fjord:
## fpu16_top
module fpu16_top(
    input         aclk,
    input  [15:0] a,
    input  [15:0] b,
    input         a_valid,
    input         b_valid,
    output [15:0] add_result,
    output        add_valid,
    output [15:0] sub_result,
    output        sub_valid,
    output [15:0] mul_result,
    output        mul_valid,
    output [7:0]  cmp_result,
    output        cmp_valid
    );
clock: 8.0 ns
lec_check: 0
cap_margin: 20
core_aspect_ratio: 0.52
core_margin: 2
core_utilization: 40
gpl_routability_driven: 1
hold_slack_margin: 0.17
setup_slack_margin: -0.79
slew_margin: 20
run.sh (not shown) runs the stock make flow with config.mk's settings and CLKGATE_MAP_FILE=.
Although fjord finished all stages, its layout failed final checks on setup timing.
Changes in tundra relative to fjord:
# fjord
export LEC_CHECK = 0
export CAP_MARGIN = 20
export CORE_ASPECT_RATIO = 0.52
export CORE_MARGIN = 2
export CORE_UTILIZATION = 40
export GPL_ROUTABILITY_DRIVEN = 1
export HOLD_SLACK_MARGIN = 0.17
export SETUP_SLACK_MARGIN = -0.79
export SLEW_MARGIN = 20
create_clock -name core_clock -period 8.0 [get_ports {aclk}]
# tundra
export LEC_CHECK = 0
export CAP_MARGIN = 20
export CORE_MARGIN = 2
export CORE_UTILIZATION = 40
export SLEW_MARGIN = 20
create_clock -name core_clock -period 7.96 [get_ports {aclk}]
Results
- tundra | stages: all done | timing, DRC, antenna: all pass
- Measured against tundra, the width of the die of fjord comes out at 1.4 times the reference value.
- Met2 capacity usage during global routing (lower): fjord
- In the reports for fjord and tundra, the smaller wire length on met3 belongs to tundra.
- Power attributed to the clock group deteriorates in tundra relative to fjord.
- Between fjord and tundra, layout-stage area growth over the synthesis result increased.
- Summary: total power, tundra worse than fjord
- Worst path setup slack after routing in tundra is 0.71 ns above fjord.
What xenon does differently from tundra at the input level:
# tundra
export LEC_CHECK = 0
export CAP_MARGIN = 20
export CORE_MARGIN = 2
export CORE_UTILIZATION = 40
export SLEW_MARGIN = 20
create_clock -name core_clock -period 7.96 [get_ports {aclk}]
# xenon
export LEC_CHECK = 0
export CAP_MARGIN = 20
export CORE_MARGIN = 2
export CORE_UTILIZATION = 72
export PLACE_DENSITY = 0.67
export SLEW_MARGIN = 20
create_clock -name core_clock -period 6.84 [get_ports {aclk}]
### Flow results
- xenon vs tundra: total CTS buffers down slightly
- Against tundra, xenon reports a post-cts sizing count that is higher.
- Floorplan utilization: xenon vs tundra up 32 points
- Per the comparison of xenon with tundra, yosys stat chip area held, vertical die dimension went down.
- For xenon, the flow was terminated by a tool error in global routing and produced no final design.
- xenon: instance area at placement lower than tundra
Setup changes, xenon to pepper
# xenon
export LEC_CHECK = 0
export CAP_MARGIN = 20
export CORE_MARGIN = 2
export CORE_UTILIZATION = 72
export PLACE_DENSITY = 0.67
export SLEW_MARGIN = 20
create_clock -name core_clock -period 6.84 [get_ports {aclk}]
# pepper
export LEC_CHECK = 0
export CAP_MARGIN = 20
export CORE_MARGIN = 2
export CORE_UTILIZATION = 67
export MAX_ROUTING_LAYER = met4
export SLEW_MARGIN = 20
create_clock -name core_clock -period 7.11 [get_ports {aclk}]
Notes after the runs:
pepper finished every stage; the final checks, however, were not passed, the failures being setup timing. Reported for pepper and xenon, count of buffers added by post-CTS timing repair for setup turned out identical to the last digit. Re pre-CTS setup slack: pepper is 0.010 ns up on xenon. In pepper, height of the die is higher than in xenon.
The inputs of yarrow differ from those of pepper as listed below.
# pepper
export LEC_CHECK = 0
export CAP_MARGIN = 20
export CORE_MARGIN = 2
export CORE_UTILIZATION = 67
export MAX_ROUTING_LAYER = met4
export SLEW_MARGIN = 20
create_clock -name core_clock -period 7.11 [get_ports {aclk}]
# yarrow
export LEC_CHECK = 0
export CAP_MARGIN = 20
export CORE_MARGIN = 2
export CORE_UTILIZATION = 31
export SLEW_MARGIN = 20
create_clock -name core_clock -period 7.96 [get_ports {aclk}]
Notes after the runs:
yarrow went all the way through the flow, and no timing, DRC or antenna check failed. [compare] base=pepper new=yarrow: count of different cell masters after synthesis barely changed; worst setup slack saw an increase; total area of multi-input combinational cells saw a decrease.

========
job 7407:
Starting RTL as in the previous note.
make LEC_CHECK=0 ABC_AREA=1 CAP_MARGIN=10 CORE_MARGIN=2 CORE_UTILIZATION=72 CTS_CLUSTER_SIZE=72 GPL_TIMING_DRIVEN=1 MAX_ROUTING_LAYER=met4 MIN_ROUTING_LAYER=met1 PLACE_DENSITY_LB_ADDON=0.06 SETUP_SLACK_MARGIN=0.75 SLEW_MARGIN=20 TNS_END_PERCENT=45 finish   # period 7.73 ns
Job 7407 never completed, since it errored out during global routing.
Inputs modified between job 7407 and job 9345:
Settings: SETUP_SLACK_MARGIN: 0.75 -> 1.17; CORE_UTILIZATION: 72 -> 66; CTS_CLUSTER_SIZE: 72 -> unset; TNS_END_PERCENT: 45 -> unset; CAP_MARGIN: 10 -> 20; ABC_AREA: 1 -> unset; MIN_ROUTING_LAYER: met1 -> unset; PLACE_DENSITY_LB_ADDON: 0.06 -> unset; GPL_TIMING_DRIVEN: 1 -> unset; the clock period (ns, I/O delays scaled along): 7.73 -> 4.42.
[summary]
Ran to the end and failed final checks on setup timing: job 9345. Job 7407 → job 9345: complex-gate fraction of the synthesized area went up, number of setup buffers added after CTS went up, vertical extent of the die went up, synthesized area went up. Per the comparison of job 9345 with job 7407, die size went up 10%, synthesized cell count went down 11%. The final reports for job 9345 and job 7407 show post-synthesis chip area from yosys higher in the former.
Inputs modified between job 9345 and job 5631:
Settings: clearing MAX_ROUTING_LAYER, which used to be met4; clearing SETUP_SLACK_MARGIN, which used to be 1.17; swapping 66 for 72 in CORE_UTILIZATION; putting PLACE_DENSITY at 0.7 where nothing was set; putting CTS_CLUSTER_SIZE at 46 where nothing was set; swapping 4.42 for 7.55 in the clock period (ns, I/O delays scaled along).
[summary]
Job 5631: it failed during global routing, and the tool reported GRT-0232. Job 5631 ends up with a floorplan core area that is about 8% lower than in job 9345. Re count of different cell masters after synthesis: no difference whatsoever between job 9345 and job 5631. Job 9345 -> job 5631: routability congestion estimate increased by a little under 10%. Sort job 9345 and job 5631 by die size, descending, and job 9345 comes first.

========
== build 38 ==
Starting RTL as in the previous note.
Design fpu16_top, start of the top module:
module fpu16_top(
    input         aclk,
    input  [15:0] a,
    input  [15:0] b,
    input         a_valid,
    input         b_valid,
    output [15:0] add_result,
    output        add_valid,
    output [15:0] sub_result,
    output        sub_valid,
    output [15:0] mul_result,
    output        mul_valid,
    output [7:0]  cmp_result,
    output        cmp_valid
    );
export LEC_CHECK = 0
export CAP_MARGIN = 15
export CORE_MARGIN = 2
export CORE_UTILIZATION = 70
export MAX_ROUTING_LAYER = met4
export SETUP_SLACK_MARGIN = 1.64
export SLEW_MARGIN = 20
export TNS_END_PERCENT = 5
create_clock -name core_clock -period 6.44 [get_ports {aclk}]
[build 38] flow finished | final checks: failed | reasons: negative setup slack
Changes in build 5 relative to build 38:
- a change of CAP_MARGIN from 15 to 20
- a deleted SETUP_SLACK_MARGIN that had been 1.64
- a deleted TNS_END_PERCENT that had been 5
- a change of CORE_UTILIZATION from 70 to 58
- a deleted MAX_ROUTING_LAYER that had been met4
- a change of the clock period (ns, I/O delays scaled along) from 6.44 to 6.84
--- outcome ---
- To summarise build 5: no stage aborted, but the layout did not pass its checks, failing on negative setup slack.
- From build 38 to build 5 the numbers moved as follows: clock network power share climbed 0.9 points; post-route met1 wirelength has decreased; depth of the critical timing path with buffers and inverters included grew by 2.9%.
- On setup slack, build 38 loses to build 5.
- | number of antenna repair diodes | lower: build 5 |
- met2 track utilization from global routing ends up lower on build 5.
Relative to build 5, the following input files were edited for build 53:
- CORE_UTILIZATION now 40, was 58
- GPL_ROUTABILITY_DRIVEN now 0, previously not set
- HOLD_SLACK_MARGIN now 0.17, previously not set
- the clock period (ns, I/O delays scaled along) now 8.0, was 6.84
## What came out
Comparing build 53 and build 5, final cell utilization of the core is lower on build 53.
The initial antenna violation count reported for build 53 is smaller than that of build 5 by 4.
Of build 53 and build 5, only build 5 fails to finish with a clean layout.
Compared with build 5, build 53 shows a lower global-route wire length before repair.
Compared with build 5, build 53 is the less power-hungry design.
From build 5 to build 53 the numbers moved as follows: number of cell rows has increased, global-route usage -12 points, setup total negative slack rose 4.89 ns.
Changes in build 18 relative to build 53:
- HOLD_SLACK_MARGIN removed (was 0.17)
- GPL_ROUTABILITY_DRIVEN removed (was 0)
- CTS_CLUSTER_DIAMETER newly set to 249
- CORE_UTILIZATION changed from 40 to 24
- CELL_PAD_IN_SITES_DETAIL_PLACEMENT newly set to 1
[summary]
Complete run, failing final checks: build 18, reason negative setup slack.
Against build 53, build 18 reports a number of nets in the final layout that is higher.
Count of clock-buffer cells in the layout of build 18 falls short of that of build 53 by more than 10%.
For the fmax, build 18 came in 2.3% lower than build 53 did.
Worst-case hold slack improves in build 18 relative to build 53.

========
== wip/willow ==
fpu16_top again, from the RTL that the note above started with.
make LEC_CHECK=0 CAP_MARGIN=20 CORE_MARGIN=2 CORE_UTILIZATION=72 CTS_CLUSTER_SIZE=45 PLACE_DENSITY_LB_ADDON=0.25 SLEW_MARGIN=20 finish   # period 7.55 ns
wip/willow terminated abnormally: 5_1_grt reported GRT-0232.
Setup changes, wip/willow to wip/garnet
# wip/willow
export LEC_CHECK = 0
export CAP_MARGIN = 20
export CORE_MARGIN = 2
export CORE_UTILIZATION = 72
export CTS_CLUSTER_SIZE = 45
export PLACE_DENSITY_LB_ADDON = 0.25
export SLEW_MARGIN = 20
create_clock -name core_clock -period 7.55 [get_ports {aclk}]
# wip/garnet
export LEC_CHECK = 0
export CAP_MARGIN = 20
export CORE_MARGIN = 2
export CORE_UTILIZATION = 40
export SLEW_MARGIN = 20
create_clock -name core_clock -period 8.0 [get_ports {aclk}]
Notes after the runs:
- The final layout from wip/garnet, which completed every stage, passed the timing, DRC and antenna checks at the end of the flow.
- wip/willow did not make it past 5_1_grt, where a tool error ended it.
- Reported for wip/willow and wip/garnet, area share of and-or/or-and cells after synthesis turned out identical to the last digit.
- Horizontal die dimension on wip/garnet is up relative to wip/willow.
- From wip/willow to wip/garnet the numbers moved as follows: global placement routability congestion lost 0.11, area of the core picked up an extra about 80%.
- Reported for wip/willow and wip/garnet, synthesized cell count turned out identical to the last digit.
- Sort wip/willow and wip/garnet by standard cell area after detailed placement, ascending, and wip/willow comes first.
- Diff wip/willow -> wip/garnet | total half-perimeter wirelength after legalization and detailed placement | down by a little under 10%
- Initial standard-cell utilization of the core (wip/garnet over wip/willow): decrease, 32 points
- wip/garnet -> wip/willow: cts-stage hold buffer count delta 0, exact match
- Higher row count goes to wip/garnet over wip/willow.
#### Input delta (wip/zinc over wip/garnet)
# wip/garnet
export LEC_CHECK = 0
export CAP_MARGIN = 20
export CORE_MARGIN = 2
export CORE_UTILIZATION = 40
export SLEW_MARGIN = 20
create_clock -name core_clock -period 8.0 [get_ports {aclk}]
# wip/zinc
export LEC_CHECK = 0
export ABC_AREA = 1
export CAP_MARGIN = 15
export CELL_PAD_IN_SITES_GLOBAL_PLACEMENT = 3
export CORE_ASPECT_RATIO = 0.51
export CORE_MARGIN = 2
export CORE_UTILIZATION = 26
export CTS_CLUSTER_SIZE = 11
export GPL_ROUTABILITY_DRIVEN = 1
export HOLD_SLACK_MARGIN = 0.17
export MIN_ROUTING_LAYER = met2
export PLACE_DENSITY_LB_ADDON = 0.16
export SETUP_SLACK_MARGIN = -0.79
export SLEW_MARGIN = 20
create_clock -name core_clock -period 8.0 [get_ports {aclk}]
Results
- wip/zinc finished every stage; the final checks, however, were not passed, the failures being negative setup slack.
- Going from wip/garnet to wip/zinc, total power +about 4%, number of CTS-inserted buffers shows an increase of about 10%, number of fill cells grew by 5393, met3 wire length shows an increase of about 1500%.
Power figures rest on the tool's default switching activity, not on a simulated workload.
